==> inputs of v17 <==
==> flow/design.v <==
`timescale 1ns / 1ps
module SelectionOfAvatar(
	input [1:0] mode,
	input [5:0] userID,
	input [1:0] candidate,  
	input CLK,
	input rst,  
	output reg [1:0] ballotBoxId,
	output reg [5:0] numberOfRegisteredVoters,
	output reg [5:0] numberOfVotesWinner,  
	output reg [1:0] WinnerId,
	output reg AlreadyRegistered,
	output reg AlreadyVoted,
	output reg NotRegistered,
	output reg VotingHasNotStarted,
	output reg RegistrationHasEnded
	);
    reg [5:0] registered [0:63];
    reg [5:0] voted [0:63];
    integer i, clock, registeredNum, votedNum;
    integer airV, fireV, waterV, earthV;
	always @(posedge CLK)
	begin
	if (rst) begin
        clock = 0;
		registeredNum = 0;
		votedNum = 0;
		airV = 0;
		fireV = 0;
		waterV = 0;
		earthV = 0;
		for(i=0; i<64; i = i+1) begin
            registered[i]=6'b000000;
            voted[i]=6'b000000;
        end
        ballotBoxId =0;
        numberOfRegisteredVoters=0;
        numberOfVotesWinner=0;
        WinnerId=0;
        AlreadyRegistered=0;
        AlreadyVoted=0;
        NotRegistered=0;
        VotingHasNotStarted=0;
        RegistrationHasEnded=0;
	end
	else begin
		clock=clock+1;
        ballotBoxId =0;
        numberOfRegisteredVoters=0;
        numberOfVotesWinner=0;
        WinnerId=0;
        AlreadyRegistered=0;
        AlreadyVoted=0;
        NotRegistered=0;
        VotingHasNotStarted=0;
        RegistrationHasEnded=0;
        if(clock<=100) begin
            ballotBoxId=userID[5:4];
            if(mode==1) begin
                VotingHasNotStarted=1;
            end
            if(mode==0) begin
                if(registered[userID]==0) begin
                    registered[userID]=1;
                    ballotBoxId=userID[5:4];
                    registeredNum=registeredNum+1;
                end
                else begin 
                    AlreadyRegistered=1;
                    ballotBoxId=userID[5:4];
                end
            end
            numberOfRegisteredVoters=registeredNum;
        end
        else if(clock<=200) begin
            ballotBoxId=userID[5:4];
            numberOfRegisteredVoters=registeredNum;
            if(mode==0) begin
                RegistrationHasEnded=1;
            end
            if(mode==1) begin
                if(registered[userID]==1) begin
                    if(voted[userID]==0)begin
                        voted[userID]=1;
                        if(candidate==0)begin
                            airV=airV+1;
                        end
                        if(candidate==1)begin
                            fireV=fireV+1;
                        end
                        if(candidate==2)begin
                            waterV=waterV+1;
                        end
                        if(candidate==3)begin
                            earthV=earthV+1;
                        end
                    end 
                    else begin
                        AlreadyVoted=1;
                    end   
                end
                else begin
                    NotRegistered=1;
                end
            end    
        end
        else if(clock>200) begin
            numberOfRegisteredVoters=registeredNum;
            numberOfVotesWinner=airV;
            WinnerId=2'b0;
            if (fireV > numberOfVotesWinner) begin
				numberOfVotesWinner = fireV;
				WinnerId = 2'b01;
			end
			if (waterV > numberOfVotesWinner) begin
				numberOfVotesWinner = waterV;
				WinnerId = 2'b10;
			end
			if (earthV> numberOfVotesWinner) begin
				numberOfVotesWinner = earthV;
				WinnerId = 2'b11;
			end
        end
	end
	end
endmodule
==> flow/run.sh <==
#!/bin/bash
# the make line also repeats each setting of config.mk as NAME=value (left out here)
make -C /OpenROAD-flow-scripts/flow DESIGN_CONFIG=/design/flow/config.mk WORK_HOME=/design/flow/orfs CLKGATE_MAP_FILE= finish
==> flow/config.mk <==
export PLATFORM = sky130hd
export DESIGN_NAME = SelectionOfAvatar
export DESIGN_NICKNAME = SelectionOfAvatar
export VERILOG_FILES = /design/flow/design.v
export SDC_FILE = /design/flow/constraint.sdc
export NUM_CORES = 4
export LEC_CHECK = 0
export CAP_MARGIN = 20
export CORE_MARGIN = 2
export CORE_UTILIZATION = 57
export CTS_CLUSTER_DIAMETER = 360
export SETUP_SLACK_MARGIN = 1.14
export SLEW_MARGIN = 20
==> flow/constraint.sdc <==
create_clock -name core_clock -period 4.77 [get_ports {CLK}]
set_input_delay 0.9540 -clock core_clock [delete_from_list [all_inputs] [get_ports {CLK}]]
set_output_delay 0.9540 -clock core_clock [all_outputs]
set_load 0.01 [all_outputs]
==> v29 (differences from v17) <==
- CORE_UTILIZATION: 57 -> 64
- CTS_CLUSTER_DIAMETER: 360 -> unset
- SETUP_SLACK_MARGIN: 1.14 -> -0.33
==> flow/constraint.sdc (replaced) <==
create_clock -name core_clock -period 4.35 [get_ports {CLK}]
set_input_delay 0.8700 -clock core_clock [delete_from_list [all_inputs] [get_ports {CLK}]]
set_output_delay 0.8700 -clock core_clock [all_outputs]
set_load 0.01 [all_outputs]
==> v12 (differences from v17) <==
- CAP_MARGIN: 20 -> 40
- CELL_PAD_IN_SITES_DETAIL_PLACEMENT: unset -> 1
- CORE_ASPECT_RATIO: unset -> 1.34
- CORE_UTILIZATION: 57 -> 35
- CTS_CLUSTER_DIAMETER: 360 -> 229
- GPL_TIMING_DRIVEN: unset -> 0
- HOLD_SLACK_MARGIN: unset -> 0.12
- SETUP_SLACK_MARGIN: 1.14 -> unset
- SLEW_MARGIN: 20 -> 10
- TNS_END_PERCENT: unset -> 30
==> flow/constraint.sdc (replaced) <==
create_clock -name core_clock -period 7.27 [get_ports {CLK}]
set_input_delay 1.4540 -clock core_clock [delete_from_list [all_inputs] [get_ports {CLK}]]
set_output_delay 1.4540 -clock core_clock [all_outputs]
set_load 0.01 [all_outputs]
==> comparison table <==
| metric | v17 | v29 | v12 |
|---|---|---|---|
| Die W | 166 um | 157 um | 183 um |
| Non-Filler Instances | 2310 | 2257 | 2388 |
| Critical-path cell with the highest stage delay | dfxtp_1 | mux2_2 | buf_1 |
| Register-to-register path setup slack | 0.18 ns | -0.50 ns | 0.98 ns |
| Part of the total power dissipated in the clock network | 0.482 | 0.493 | 0.467 |
| Number of warnings in the stage logs | 36 | 31 | 27 |
| Critical path required time | 5.15 ns | 4.79 ns | 7.73 ns |
| Deepest level of the CTS H-tree | 2 | 1 | 1 |
| Via count of the first global-routing pass | 14667 | 13583 | 15217 |
| Pleak | 8.54 nW | 6.78 nW | 5.68 nW |
| Met2 usage | 0.537 | 0.554 | 0.424 |
| Final Cell Area | 21800 sq um | 18300 sq um | 17000 sq um |
| Worst R2R End | numberOfVotesWinner[2] | numberOfVotesWinner[0] | numberOfVotesWinner[1] |
| Critical path buffers and inverters | 3 | 4 | 7 |
| Clock-net power | 2.69 mW | 2.96 mW | 1.57 mW |
| Met3 Resource Use GR | 0.0524 | 0.0438 | 0.0288 |
| Outcome | no timing/DRC/antenna violations | finished with violations | no timing/DRC/antenna violations |
| Layout check failures | - | negative setup slack | - |
| Internal power | 4.21 mW | 4.65 mW | 2.52 mW |
| Highest net fanout along the worst path | 3 | 8 | 10 |
| Share of the core filled with cells in the final layout | 0.841 | 0.804 | 0.403 |

* * *

==> ember <==
RTL: the design.v shown in full above, as it stands there.
clock: 3.8 ns
lec_check: 0
abc_area: 1
cap_margin: 20
core_margin: 2
core_utilization: 72
cts_cluster_diameter: 386
cts_cluster_size: 20
place_density_lb_addon: 0.24
setup_slack_margin: -0.33
slew_margin: 20
run.sh (not shown) runs the stock make flow with config.mk's settings and CLKGATE_MAP_FILE=.
==> yarrow: changes against ember <==
CELL_PAD_IN_SITES_DETAIL_PLACEMENT = 1   (was default)
CELL_PAD_IN_SITES_GLOBAL_PLACEMENT = 2   (was default)
CORE_ASPECT_RATIO = 1.23   (was default)
CORE_UTILIZATION = 51   (was 72)
CTS_CLUSTER_DIAMETER = 97   (was 386)
CTS_CLUSTER_SIZE = 36   (was 20)
GPL_ROUTABILITY_DRIVEN = 1   (was default)
GPL_TIMING_DRIVEN = 1   (was default)
MAX_ROUTING_LAYER = met4   (was default)
MIN_ROUTING_LAYER = met2   (was default)
PLACE_DENSITY_LB_ADDON = 0.17   (was 0.24)
SETUP_SLACK_MARGIN = 1.31   (was -0.33)
TNS_END_PERCENT = 10   (was default)
==> flow/constraint.sdc (replaced) <==
create_clock -name core_clock -period 5.8 [get_ports {CLK}]
set_input_delay 1.1600 -clock core_clock [delete_from_list [all_inputs] [get_ports {CLK}]]
set_output_delay 1.1600 -clock core_clock [all_outputs]
set_load 0.01 [all_outputs]
==> results <==
yarrow failed in 3_1_place_gp_skip_io. ember finished but fails on negative setup slack. Between ember and yarrow, the lower die area is in ember (gap 29%, measured against yarrow). Synthesized cell count is the same in ember and yarrow. In area after synthesis, yarrow and ember do not differ.

* * *

==> run F: inputs <==
RTL: the design.v shown in full above, as it stands there.
clock: 4.77 ns
lec_check: 0
cap_margin: 20
core_margin: 2
core_utilization: 68
cts_cluster_diameter: 360
setup_slack_margin: -0.39
slew_margin: 20
==> inputs of run H, as changes to run F <==
--- a/flow/config.mk
+++ b/flow/config.mk
@@ -9,5 +9,4 @@
 export CORE_MARGIN = 2
 export CORE_UTILIZATION = 68
-export CTS_CLUSTER_DIAMETER = 360
-export SETUP_SLACK_MARGIN = -0.39
+export SETUP_SLACK_MARGIN = 1.22
 export SLEW_MARGIN = 20
==> summary of the runs <==
Run F finished but fails on setup timing. Run H died in global routing (5_1_grt) with DPL-0038. In synthesized cell count, run H and run F do not differ. In synthesized area, run F and run H do not differ. Die area is the same in run H and run F.

* * *

==> inputs of job 4608 <==
Starts from the design.v that is shown in full above.
Settings: LEC_CHECK=0, ABC_AREA=1, CAP_MARGIN=20, CELL_PAD_IN_SITES_DETAIL_PLACEMENT=0, CELL_PAD_IN_SITES_GLOBAL_PLACEMENT=2, CORE_ASPECT_RATIO=1.23, CORE_MARGIN=2, CORE_UTILIZATION=51, CTS_CLUSTER_DIAMETER=97, CTS_CLUSTER_SIZE=36, GPL_ROUTABILITY_DRIVEN=1, GPL_TIMING_DRIVEN=1, MAX_ROUTING_LAYER=met4, MIN_ROUTING_LAYER=met2, PLACE_DENSITY_LB_ADDON=0.21, SETUP_SLACK_MARGIN=1.31, SLEW_MARGIN=20, TNS_END_PERCENT=80; clock period 5.8 ns.
==> inputs of job 463, as changes to job 4608 <==
ABC_AREA = not set   (was 1)
CELL_PAD_IN_SITES_DETAIL_PLACEMENT = not set   (was 0)
CELL_PAD_IN_SITES_GLOBAL_PLACEMENT = not set   (was 2)
CORE_ASPECT_RATIO = not set   (was 1.23)
CORE_UTILIZATION = 65   (was 51)
CTS_CLUSTER_DIAMETER = not set   (was 97)
CTS_CLUSTER_SIZE = 43   (was 36)
GPL_ROUTABILITY_DRIVEN = not set   (was 1)
GPL_TIMING_DRIVEN = not set   (was 1)
MAX_ROUTING_LAYER = not set   (was met4)
MIN_ROUTING_LAYER = not set   (was met2)
PLACE_DENSITY_LB_ADDON = not set   (was 0.21)
SETUP_SLACK_MARGIN = -0.29   (was 1.31)
TNS_END_PERCENT = not set   (was 80)
==> flow/constraint.sdc (replaced) <==
create_clock -name core_clock -period 4.7 [get_ports {CLK}]
set_input_delay 0.9400 -clock core_clock [delete_from_list [all_inputs] [get_ports {CLK}]]
set_output_delay 0.9400 -clock core_clock [all_outputs]
set_load 0.01 [all_outputs]
==> results.sh <==
# physical design summary
export IMPL_dieWidth_um=162.3
export IMPL_ys_top_cells_by_count="nand2_1, dfxtp_1, nor2_1"
export IMPL_synthAdderAreaFrac=0.01989
export IMPL_synthXorXnorAreaFrac=0.05571
export IMPL_die_height_um=198.7
export IMPL_yosys_area_um2=15720
export IMPL_netlist_area_um2=15720
export IMPL_top_cell="nand2_1"
export IMPL_synth_distinct_cells=37
export IMPL_haltStage="global placement without I/O"
export IMPL_outcome="did not finish"
export IMPL_stop_error="[ERROR FLW-0024] Place density exceeds 1.0 (current PLACE_DENSITY_LB_ADDON =  0.21). Please check if the value of  PLACE_DENSITY_LB_ADDON is between 0 and 0.99."
export IMPL_coreArea_um2=30470
# the run above: job 4608

==> results.sh <==
# physical design summary
export IMPL_synthXorXnorAreaFrac=0.01871
export IMPL_coreArea_um2=22640
export IMPL_yosys_area_um2=14980
export IMPL_top_cell="dfxtp_1"
export IMPL_check_faults="negative setup slack"
export IMPL_finalSetupViolations=3
export IMPL_outcome="complete, but fails checks"
export IMPL_layout_setup_ws_ns=-0.01047
export IMPL_synthAdderAreaFrac=0.02089
# the run above: job 463


* * *

==> inputs of nickel <==
// SelectionOfAvatar: RTL as listed in full above, without the edits since
Settings: LEC_CHECK=0, ABC_AREA=1, CAP_MARGIN=20, CORE_MARGIN=2, CORE_UTILIZATION=66, SLEW_MARGIN=20; clock period 4.74 ns.
==> fjord: changes against nickel <==
- CORE_ASPECT_RATIO: unset -> 0.83
- CORE_UTILIZATION: 66 -> 40
- CTS_CLUSTER_SIZE: unset -> 24
- MIN_ROUTING_LAYER: unset -> met1
- PLACE_DENSITY_LB_ADDON: unset -> 0.15
==> flow/constraint.sdc (replaced) <==
create_clock -name core_clock -period 6.0 [get_ports {CLK}]
set_input_delay 1.2000 -clock core_clock [delete_from_list [all_inputs] [get_ports {CLK}]]
set_output_delay 1.2000 -clock core_clock [all_outputs]
set_load 0.01 [all_outputs]
==> violet: changes against nickel <==
- ABC_AREA: 1 -> unset
- CORE_UTILIZATION: 66 -> 40
==> flow/constraint.sdc (replaced) <==
create_clock -name core_clock -period 5.71 [get_ports {CLK}]
set_input_delay 1.1420 -clock core_clock [delete_from_list [all_inputs] [get_ports {CLK}]]
set_output_delay 1.1420 -clock core_clock [all_outputs]
set_load 0.01 [all_outputs]
==> summary of the runs <==
- Between nickel and fjord, the lower power is in fjord (gap about 30%, measured against fjord).
- The highest register-to-register slack belongs to fjord, the lowest to nickel.
- In violet the synthesized area is lower than in nickel, by 4.7%.
- Of nickel and violet, nickel has the higher clock power (gap 22%, measured against violet).
- In sequential cell count, fjord and nickel do not differ.
- Of violet and nickel, nickel has the higher via count (gap 13%, measured against nickel).
- The lowest hold slack belongs to nickel, the highest to violet.
- Design area: fjord is lower than nickel (0.40%).
- Utilization, highest first: nickel, violet, fjord.
- Combinational power, lowest first: fjord, nickel, violet.
- Routed wire length, lowest first: nickel, violet, fjord.
==> figures <==
Sequential group power: nickel 2.44 mW; fjord 1.93 mW; violet 2.03 mW
Required time at the endpoint of the critical path: nickel 5.17 ns; fjord 6.39 ns; violet 6.14 ns
Logic area: nickel 8690 um2; fjord 8640 um2; violet 8340 um2
Power consumed by the clock network: nickel 2.67 mW; fjord 1.98 mW; violet 2.19 mW
Clock buffer count: nickel 47; fjord 50; violet 49
Full die area: nickel 25100 um2; fjord 40900 um2; violet 39000 um2
Cell variety after synth: nickel 37; fjord 37; violet 79
Status: nickel finished clean; fjord finished clean; violet finished clean
Flop pwr share: nickel 0.464; fjord 0.478; violet 0.455
Slew Limit Headroom: nickel 0.433; fjord 0.324; violet 0.237
Max VDD drop: nickel 0.000349 V; fjord 0.000144 V; violet 0.000190 V
RePlAce Congestion: nickel 0.939; fjord 0.911; violet 0.869
Placed instance area: nickel 16200 um2; fjord 16300 um2; violet 15700 um2
Fraction of the mapped netlist area in compound gates: nickel 0.0741; fjord 0.0741; violet 0.204
Capture endpoint of the worst hold path: nickel registered[22][0]; fjord registered[52][0]; violet voted[26][0]
Routing usage on met1: nickel 0.434; fjord 0.302; violet 0.282
Gate count after technology mapping: nickel 2417; fjord 2417; violet 1768
Register share of the cell area: nickel 0.331; fjord 0.333; violet 0.343
Worst-case clock skew: nickel 0.0210 ns; fjord 0.0181 ns; violet 0.0160 ns
Post-cts gate resize count: nickel 3; fjord 0; violet 0
Number of logged tool warnings: nickel 31; fjord 29; violet 29
Final cycle utilization of the critical path: nickel 0.945; fjord 0.842; violet 0.918
Highest Clock Rate: nickel 0.223 GHz; fjord 0.198 GHz; violet 0.191 GHz

* * *

==> job 2625 <==
RTL: the design.v shown in full above, as it stands there.
Settings: LEC_CHECK=0, ABC_AREA=1, CAP_MARGIN=40, CELL_PAD_IN_SITES_DETAIL_PLACEMENT=1, CORE_ASPECT_RATIO=1.34, CORE_MARGIN=2, CORE_UTILIZATION=35, CTS_CLUSTER_DIAMETER=326, GPL_ROUTABILITY_DRIVEN=0, GPL_TIMING_DRIVEN=0, MIN_ROUTING_LAYER=met2, SLEW_MARGIN=10, TNS_END_PERCENT=30; clock period 7.27 ns.
==> inputs of job 9212, as changes to job 2625 <==
Settings changed: ABC_AREA 1 to not set, CAP_MARGIN 40 to 20, CELL_PAD_IN_SITES_DETAIL_PLACEMENT 1 to not set, CORE_ASPECT_RATIO 1.34 to not set, CORE_UTILIZATION 35 to 72, CTS_CLUSTER_DIAMETER 326 to not set, GPL_ROUTABILITY_DRIVEN 0 to not set, GPL_TIMING_DRIVEN 0 to not set, MIN_ROUTING_LAYER met2 to not set, SLEW_MARGIN 10 to 20, TNS_END_PERCENT 30 to not set.
==> flow/constraint.sdc (replaced) <==
create_clock -name core_clock -period 6.7 [get_ports {CLK}]
set_input_delay 1.3400 -clock core_clock [delete_from_list [all_inputs] [get_ports {CLK}]]
set_output_delay 1.3400 -clock core_clock [all_outputs]
set_load 0.01 [all_outputs]
==> run summary <==
run metrics: Cell variety after synth=79, met3 wire length=2569 um, buffering overhead=0.03664, core area=20300 sq um, Synth Instances=1768, inverters=60, Comb. pwr=0.185 mW, number of global-route vias before repair=12780, post-detailed-placement half-perimeter wirelength=24960 um, DRT Wirelength=38580 um, status=no timing/DRC/antenna violations, PwrDens=228.1 nW/um^2, clock latency on the worst-skew pair=0.56 ns, drt pass-1 iters=6
Source of the figures above: job 9212

==> run summary <==
run metrics: buffering overhead=0.04408, status=no timing/DRC/antenna violations, DRT Wirelength=55150 um, Cell variety after synth=37, Synth Instances=2417, number of global-route vias before repair=24540, core area=44210 sq um, met3 wire length=18810 um, Comb. pwr=0.131 mW, drt pass-1 iters=10
Source of the figures above: job 2625

Power and IR drop assume default switching activity.
